==> run X <==
## multiplier_logic
module multiplier_logic (
    input  wire        clk,
    input  wire        rst_n,
    input  wire [15:0] a,
    input  wire [15:0] b,
    output reg  [31:0] y
);
clock: 2.15 ns
lec_check: 0
abc_area: 0
cap_margin: 15
core_margin: 2
core_utilization: 70
cts_cluster_diameter: 275
cts_cluster_size: 39
hold_slack_margin: -0.07
setup_slack_margin: 0.25
slew_margin: 20
run.sh (not shown) runs the stock make flow with config.mk's settings and CLKGATE_MAP_FILE=.
==> run B: changes against run X <==
==> flow/config.mk (replaced) <==
export PLATFORM = sky130hd
export DESIGN_NAME = multiplier_logic
export DESIGN_NICKNAME = multiplier_logic
export VERILOG_FILES = /design/flow/design.v
export SDC_FILE = /design/flow/constraint.sdc
export NUM_CORES = 4
export LEC_CHECK = 0
export CAP_MARGIN = 20
export CORE_MARGIN = 2
export CORE_UTILIZATION = 65
export CTS_CLUSTER_SIZE = 43
export HOLD_SLACK_MARGIN = 0.3
export SETUP_SLACK_MARGIN = -0.28
export SLEW_MARGIN = 20
export TNS_END_PERCENT = 5
==> flow/constraint.sdc (replaced) <==
create_clock -name core_clock -period 2.9 [get_ports {clk}]
set_input_delay 0.5800 -clock core_clock [delete_from_list [all_inputs] [get_ports {clk}]]
set_output_delay 0.5800 -clock core_clock [all_outputs]
set_load 0.01 [all_outputs]
==> impl_metrics.tcl <==
# yosys + openroad results
set metrics [dict create \
    pre_cts_slack_ns -0.806 \
    setup_slack_ns -0.136 \
    setup_viol 20 \
    chipArea_sq_um 33800 \
    so_faults "setup timing" \
    dpl.hpwl_microns 40700 \
    num_rows 65 \
    status "complete, but fails checks" \
    synth_top_area_share_pct 32.5 \
    fp-utilization_pct 66.3 \
    dpl-instance-area_sq_um 24000 \
    die_width_microns 184 \
    place.gp.congestion 0.923 \
    die_h_microns 184 \
]
Source of the figures above: run B

==> impl_metrics.tcl <==
# collected from the flow reports
set metrics [dict create \
    status "aborted with a tool error" \
    stop_stage "clock tree synthesis" \
    firstError "[ERROR DPL-0033] detailed placement checks failed during check placement." \
    die_width_microns 177 \
    yosys-stat-cells 2475 \
    dpl-instance-area_sq_um 26300 \
    num_rows 63 \
    place.gp.congestion 0.974 \
    pre_cts_slack_ns -1.12 \
    synth_top_area_share_pct 32.5 \
    chipArea_sq_um 31400 \
    die_h_microns 177 \
    ios 66 \
    fp-utilization_pct 70.9 \
    dpl.hpwl_microns 49800 \
]
Source of the figures above: run X



==> v9 <==
multiplier_logic again, from the RTL that the note above started with.
make LEC_CHECK=0 CAP_MARGIN=20 CORE_MARGIN=2 CORE_UTILIZATION=39 SLEW_MARGIN=20 finish   # period 3.82 ns
==> v30 (differences from v9) <==
--- a/flow/config.mk
+++ b/flow/config.mk
@@ -6,6 +6,11 @@
 export NUM_CORES = 4
 export LEC_CHECK = 0
+export ABC_AREA = 0
 export CAP_MARGIN = 20
 export CORE_MARGIN = 2
-export CORE_UTILIZATION = 39
+export CORE_UTILIZATION = 72
+export CTS_CLUSTER_DIAMETER = 393
+export CTS_CLUSTER_SIZE = 99
+export PLACE_DENSITY = 0.41
 export SLEW_MARGIN = 20
+export TNS_END_PERCENT = 10
==> flow/constraint.sdc (replaced) <==
create_clock -name core_clock -period 2.13 [get_ports {clk}]
set_input_delay 0.4260 -clock core_clock [delete_from_list [all_inputs] [get_ports {clk}]]
set_output_delay 0.4260 -clock core_clock [all_outputs]
set_load 0.01 [all_outputs]
==> v33 (differences from v9) <==
--- a/flow/config.mk
+++ b/flow/config.mk
@@ -8,4 +8,5 @@
 export CAP_MARGIN = 20
 export CORE_MARGIN = 2
-export CORE_UTILIZATION = 39
+export CORE_UTILIZATION = 65
+export SETUP_SLACK_MARGIN = 0.39
 export SLEW_MARGIN = 20
==> flow/constraint.sdc (replaced) <==
create_clock -name core_clock -period 2.69 [get_ports {clk}]
set_input_delay 0.5380 -clock core_clock [delete_from_list [all_inputs] [get_ports {clk}]]
set_output_delay 0.5380 -clock core_clock [all_outputs]
set_load 0.01 [all_outputs]
==> v21 (differences from v9) <==
--- a/flow/config.mk
+++ b/flow/config.mk
@@ -6,6 +6,11 @@
 export NUM_CORES = 4
 export LEC_CHECK = 0
+export ABC_AREA = 0
 export CAP_MARGIN = 20
 export CORE_MARGIN = 2
-export CORE_UTILIZATION = 39
+export CORE_UTILIZATION = 72
+export CTS_CLUSTER_DIAMETER = 393
+export CTS_CLUSTER_SIZE = 99
+export SETUP_SLACK_MARGIN = 0.5
 export SLEW_MARGIN = 20
+export TNS_END_PERCENT = 10
==> flow/constraint.sdc (replaced) <==
create_clock -name core_clock -period 2.13 [get_ports {clk}]
set_input_delay 0.4260 -clock core_clock [delete_from_list [all_inputs] [get_ports {clk}]]
set_output_delay 0.4260 -clock core_clock [all_outputs]
set_load 0.01 [all_outputs]
==> results <==
| item | v33 | v9 | v21 | v30 |
|---|---|---|---|---|
| Status | timing/DRC/antenna clean | timing/DRC/antenna clean | stopped before the end | stopped before the end |
| Stage where the flow stopped | - | - | clock tree synthesis (4_1_cts) | global routing (5_1_grt) |
| Area of combinational cells with multiple inputs | 0.0155 sq mm | 0.0136 sq mm | - | - |
| Share of total power in combinational logic | 0.294 | 0.231 | - | - |
| Reg power frac | 0.386 | 0.399 | - | - |
| Tightest slew margin relative to the limit | 0.624 | 0.511 | - | - |
| Post-route antenna net violation count | 0 | 0 | - | - |
| Die Ht | 184 microns | 236 microns | 175 microns | 175 microns |
| Post-cts sizing count | 197 | 0 | - | 220 |
| Summed area of non-filler cells in the final layout | 0.0281 sq mm | 0.0246 sq mm | - | - |
| Hold Path Origin | b[2] | s4[23]$_SDFF_PN0_ | - | - |
| Areal power density over the cells | 536 mW/mm^2 | 413 mW/mm^2 | - | - |
| Amount of wire on met2 after detailed routing | 33900 microns | 25600 microns | - | - |
| Power drawn by the combinational cells | 0.00443 W | 0.00234 W | - | - |
| Depth of the most critical reg-to-reg path | 10 | 10 | - | - |
| Clock power share | 0.320 | 0.370 | - | - |
| Critical Path Sink Type | register | register | - | - |
| Required time at the endpoint of the critical path | 3070 ps | 4240 ps | - | - |
| Critical path buffers and inverters | 1 | 3 | - | - |
| Top layer used by detailed routing | met5 | met5 | - | - |
| Cell Rows | 65 | 85 | 62 | 62 |
| Core utilization at floorplan | 0.663 | 0.392 | 0.732 | 0.732 |


==> build 9 <==
multiplier_logic again, from the RTL that the note above started with.
make LEC_CHECK=0 CAP_MARGIN=20 CORE_MARGIN=2 CORE_UTILIZATION=66 SETUP_SLACK_MARGIN=-0.28 SLEW_MARGIN=20 finish   # period 2.9 ns
==> inputs of build 3, as changes to build 9 <==
--- a/flow/config.mk
+++ b/flow/config.mk
@@ -7,6 +7,10 @@
 export LEC_CHECK = 0
+export ABC_AREA = 1
 export CAP_MARGIN = 20
-export CORE_MARGIN = 2
-export CORE_UTILIZATION = 66
-export SETUP_SLACK_MARGIN = -0.28
+export CELL_PAD_IN_SITES_DETAIL_PLACEMENT = 1
+export CORE_MARGIN = 5
+export CORE_UTILIZATION = 40
+export GPL_TIMING_DRIVEN = 0
+export MAX_ROUTING_LAYER = met4
 export SLEW_MARGIN = 20
+export TNS_END_PERCENT = 45
==> flow/constraint.sdc (replaced) <==
create_clock -name core_clock -period 4.5 [get_ports {clk}]
set_input_delay 0.9000 -clock core_clock [delete_from_list [all_inputs] [get_ports {clk}]]
set_output_delay 0.9000 -clock core_clock [all_outputs]
set_load 0.01 [all_outputs]
==> inputs of build 23, as changes to build 9 <==
--- a/flow/config.mk
+++ b/flow/config.mk
@@ -9,4 +9,3 @@
 export CORE_MARGIN = 2
-export CORE_UTILIZATION = 66
-export SETUP_SLACK_MARGIN = -0.28
+export CORE_UTILIZATION = 40
 export SLEW_MARGIN = 20
==> flow/constraint.sdc (replaced) <==
create_clock -name core_clock -period 4.5 [get_ports {clk}]
set_input_delay 0.9000 -clock core_clock [delete_from_list [all_inputs] [get_ports {clk}]]
set_output_delay 0.9000 -clock core_clock [all_outputs]
set_load 0.01 [all_outputs]
==> run summary <==
Results of the full flow below.

Critical path:
- The worst register-to-register path ends at s3_0[23].
- The most critical setup path has its endpoint at s1_3[21].

Yosys:
- The run puts the area share of and-or/or-and cells after synthesis at 17.98%.
- The run gives the simple-gate share of the synthesized area as 23.55%.
- The run gives the per-instance average area after synthesis as 8.493 sq um.

Route:
- The run puts the total wirelength of the detailed-routed design at 52,870 microns.

Global routing:
- Global routing consumed, on the met3 layer, 3.259% of the routing resources.

Worst hold path:
- The run puts the worst hold path stage count at 1.

Die:
- The floorplan step defined a die boundary enclosing 0.05440 sq mm.

Run status:
- The run finished with no timing, DRC or antenna violations.

Final layout:
- The run puts the count of non-CTS inverters in the layout at 70.

Clocking:
- The run gives the clock network latency to the later pin of the worst-skew pair as 0.56 ns.
The numbers above come from build 23.

==> run summary <==
Results of the full flow below.

Run status:
- The flow ran to the end and the layout has no timing, DRC or antenna violations.

Clocking:
- The run puts the number of buffers added to fix hold violations after cts at 0.
- For the worst-skew pair, the clock arrives at the later sink with an insertion delay of 0.56 ns.

Yosys:
- The run gives the area share of and-or/or-and cells after synthesis as 13.83%.
- The run gives the per-instance average area after synthesis as 6.192 sq um.

Global routing:
- The run puts the met3 track demand over resource at 2.831%.

Route:
- The run gives the total wirelength of the detailed-routed design as 81,430 microns.

Die:
- Per the OpenROAD floorplan log, the area of the die is 0.06541 sq mm.

Final layout:
- Leaving out the clock tree, the finished layout contains an inverter count of 651.

Critical path:
- The run gives the terminus of the critical flop-to-flop path as s2_0[18].
The numbers above come from build 3.

==> run summary <==
Results of the full flow below.

Run status:
- The run finished, with violations left.
- Failing layout checks were recorded as setup timing.

Final timing:
- The run puts the total setup violations reported at the end of the flow at 15.
- The run gives the smallest setup slack after layout as -0.1820 ns.

Critical path:
- The worst register-to-register path ends at s2_3[30].

Final layout:
- The run puts the count of non-CTS inverters in the layout at 70.
The numbers above come from build 9.



==> inputs of v39 <==
==> flow/design.v <==
module multiplier_logic (
    input  wire        clk,
    input  wire        rst_n,
    input  wire [15:0] a,
    input  wire [15:0] b,
    output reg  [31:0] y
);
     reg[15:0] a_r1,a_r2,a_r3;
     reg[15:0] b_r1,b_r2,b_r3;
    wire [31:0] pp [0:15];
    assign pp[0] = b[0] ? (a << 0) : 32'd0;
    assign pp[1] = b[1] ? (a << 1) : 32'd0;
    assign pp[2] = b[2] ? (a << 2) : 32'd0;
    assign pp[3] = b[3] ? (a << 3) : 32'd0;
    assign pp[4] = b[4] ? (a << 4) : 32'd0;
    assign pp[5] = b[5] ? (a << 5) : 32'd0;
    assign pp[6] = b[6] ? (a << 6) : 32'd0;
    assign pp[7] = b[7] ? (a << 7) : 32'd0;
	 assign pp[8] = b[8] ? (a << 8) : 32'd0;
    assign pp[9] = b[9] ? (a << 9) : 32'd0;
    assign pp[10] = b[10] ? (a << 10) : 32'd0;
    assign pp[11] = b[11] ? (a << 11) : 32'd0;
    assign pp[12] = b[12] ? (a << 12) : 32'd0;
	 assign pp[13] = b[13] ? (a << 13) : 32'd0;
    assign pp[14] = b[14] ? (a << 14) : 32'd0;
    assign pp[15] = b[15] ? (a << 15) : 32'd0;
	 reg [31:0] s1_0, s1_1, s1_2, s1_3, s1_4, s1_5, s1_6, s1_7;
    reg [31:0] s2_0, s2_1, s2_2, s2_3;
    reg [31:0] s3_0, s3_1;
    reg [31:0] s4;
    always @(posedge clk) begin
        if (!rst_n) begin
		  a_r1 <= 32'd0;a_r2 <= 32'd0;a_r3<= 32'd0;
		  b_r1 <= 32'd0;b_r2 <= 32'd0;b_r3<= 32'd0;
		      s1_0 <= 32'd0;
				s1_1 <= 32'd0;
				s1_2 <= 32'd0;
				s1_3 <= 32'd0;
				s1_4 <= 32'd0;
				s1_5 <= 32'd0;
				s1_6 <= 32'd0;
				s1_7 <= 32'd0;
				s2_0 <= 32'd0;
				s2_1 <= 32'd0;
				s2_2 <= 32'd0;
				s2_3 <= 32'd0;
				s3_0 <= 32'd0;
				s3_1 <= 32'd0;
            y  <= 32'd0;
            s4 <= 32'd0;
        end else begin
		     a_r1<=a;
           a_r2<=a_r1; 
           a_r3<=a_r2; 
			  b_r1<=b;
			  b_r2<=b_r1;
			  b_r3<=b_r2;
            s1_0 <= pp[0] + pp[1];
            s1_1 <= pp[2] + pp[3];
            s1_2 <= pp[4] + pp[5];
            s1_3 <= pp[6] + pp[7];
            s1_4 <= pp[8] + pp[9];
            s1_5 <= pp[10] + pp[11];
            s1_6 <= pp[12] + pp[13];
            s1_7 <= pp[14] + pp[15];
            s2_0 <= s1_0 + s1_1;
            s2_1 <= s1_2 + s1_3;
            s2_2 <= s1_4 + s1_5;
            s2_3 <= s1_6 + s1_7;
				s3_0  <= s2_0 + s2_1;
				s3_1  <= s2_2 + s2_3;
				s4    <= s3_0 + s3_1; 
            y  <= s4;
        end
    end
endmodule
==> flow/run.sh <==
#!/bin/bash
# the make line also repeats each setting of config.mk as NAME=value (left out here)
make -C /OpenROAD-flow-scripts/flow DESIGN_CONFIG=/design/flow/config.mk WORK_HOME=/design/flow/orfs CLKGATE_MAP_FILE= finish
==> flow/config.mk <==
export PLATFORM = sky130hd
export DESIGN_NAME = multiplier_logic
export DESIGN_NICKNAME = multiplier_logic
export VERILOG_FILES = /design/flow/design.v
export SDC_FILE = /design/flow/constraint.sdc
export NUM_CORES = 4
export LEC_CHECK = 0
export ABC_AREA = 0
export CAP_MARGIN = 20
export CELL_PAD_IN_SITES_DETAIL_PLACEMENT = 0
export CORE_ASPECT_RATIO = 0.54
export CORE_MARGIN = 5
export CORE_UTILIZATION = 40
export GPL_ROUTABILITY_DRIVEN = 0
export GPL_TIMING_DRIVEN = 0
export MAX_ROUTING_LAYER = met4
export SETUP_SLACK_MARGIN = 0.26
export SLEW_MARGIN = 15
export TNS_END_PERCENT = 45
==> flow/constraint.sdc <==
create_clock -name core_clock -period 3.66 [get_ports {clk}]
set_input_delay 0.7320 -clock core_clock [delete_from_list [all_inputs] [get_ports {clk}]]
set_output_delay 0.7320 -clock core_clock [all_outputs]
set_load 0.01 [all_outputs]
==> v20: changes against v39 <==
ABC_AREA = default   (was 0)
CAP_MARGIN = 5   (was 20)
CELL_PAD_IN_SITES_DETAIL_PLACEMENT = default   (was 0)
CORE_ASPECT_RATIO = default   (was 0.54)
CORE_MARGIN = 2   (was 5)
CORE_UTILIZATION = 65   (was 40)
CTS_CLUSTER_DIAMETER = 28   (was default)
GPL_ROUTABILITY_DRIVEN = default   (was 0)
GPL_TIMING_DRIVEN = default   (was 0)
MAX_ROUTING_LAYER = default   (was met4)
SETUP_SLACK_MARGIN = 0.39   (was 0.26)
SLEW_MARGIN = 20   (was 15)
TNS_END_PERCENT = default   (was 45)
==> flow/constraint.sdc (replaced) <==
create_clock -name core_clock -period 2.69 [get_ports {clk}]
set_input_delay 0.5380 -clock core_clock [delete_from_list [all_inputs] [get_ports {clk}]]
set_output_delay 0.5380 -clock core_clock [all_outputs]
set_load 0.01 [all_outputs]
==> v10: changes against v39 <==
ABC_AREA = default   (was 0)
CELL_PAD_IN_SITES_DETAIL_PLACEMENT = default   (was 0)
CORE_ASPECT_RATIO = default   (was 0.54)
CORE_MARGIN = 2   (was 5)
CORE_UTILIZATION = 70   (was 40)
CTS_CLUSTER_SIZE = 77   (was default)
GPL_ROUTABILITY_DRIVEN = default   (was 0)
GPL_TIMING_DRIVEN = default   (was 0)
MAX_ROUTING_LAYER = default   (was met4)
PLACE_DENSITY_LB_ADDON = 0.0   (was default)
SETUP_SLACK_MARGIN = 0.54   (was 0.26)
SLEW_MARGIN = 20   (was 15)
TNS_END_PERCENT = default   (was 45)
==> flow/constraint.sdc (replaced) <==
create_clock -name core_clock -period 1.89 [get_ports {clk}]
set_input_delay 0.3780 -clock core_clock [delete_from_list [all_inputs] [get_ports {clk}]]
set_output_delay 0.3780 -clock core_clock [all_outputs]
set_load 0.01 [all_outputs]
==> v15: changes against v39 <==
ABC_AREA = default   (was 0)
CAP_MARGIN = 40   (was 20)
CELL_PAD_IN_SITES_DETAIL_PLACEMENT = default   (was 0)
CORE_ASPECT_RATIO = 0.61   (was 0.54)
CORE_MARGIN = 2   (was 5)
CORE_UTILIZATION = 30   (was 40)
CTS_CLUSTER_DIAMETER = 243   (was default)
GPL_ROUTABILITY_DRIVEN = default   (was 0)
HOLD_SLACK_MARGIN = 0.13   (was default)
MAX_ROUTING_LAYER = default   (was met4)
MIN_ROUTING_LAYER = met1   (was default)
PLACE_DENSITY_LB_ADDON = 0.29   (was default)
SETUP_SLACK_MARGIN = default   (was 0.26)
SLEW_MARGIN = 40   (was 15)
TNS_END_PERCENT = 100   (was 45)
==> flow/constraint.sdc (replaced) <==
create_clock -name core_clock -period 4.96 [get_ports {clk}]
set_input_delay 0.9920 -clock core_clock [delete_from_list [all_inputs] [get_ports {clk}]]
set_output_delay 0.9920 -clock core_clock [all_outputs]
set_load 0.01 [all_outputs]
==> comparison table <==
quantity	v20	v10	v15	v39
End point of the most critical hold path	-	-	s3_1[8]	y[23]
P&R area growth vs syn	-	-	14.5%	13.4%
Core utilization at floorplan	66.3%	70.9%	30.4%	40.6%
Sequential cell area in the final layout	-	-	6830 µm²	6830 µm²
Detailed-routing wirelength on met1	-	-	36200 µm	32700 µm
Status	aborted with a tool error	aborted with a tool error	timing/DRC/antenna clean	timing/DRC/antenna clean
Stage where the flow stopped	5_1_grt	4_1_cts	-	-
Least-Margin Pin Slew	-	-	911 ps	1060 ps
Critical Path Sink Type	-	-	register	register
Classification of the worst-slack hold path	-	-	register to register	register to register
Detailed route wirelength on metal2	-	-	24700 µm	23800 µm
Clock network power	-	-	2.81 mW	3.39 mW
Post-Route Skew	-	-	11.5 ps	26.6 ps
Portion of the clock cycle consumed by the worst path in the final layout	-	-	94.7%	93.7%
Logic Gate Count	-	-	1988	1988
Slew Limit Fails	-	-	0	0
Well-tap cell count	-	-	924	693
Number of nets in the layout	-	-	2862	2863
Wirelength, routed	-	-	68000 µm	64600 µm
Tool Warnings	-	-	26	28
TritonCTS Buffers	61	-	35	31
Switching portion of total power	-	-	30.3%	31.1%
Power and IR drop assume default switching activity.
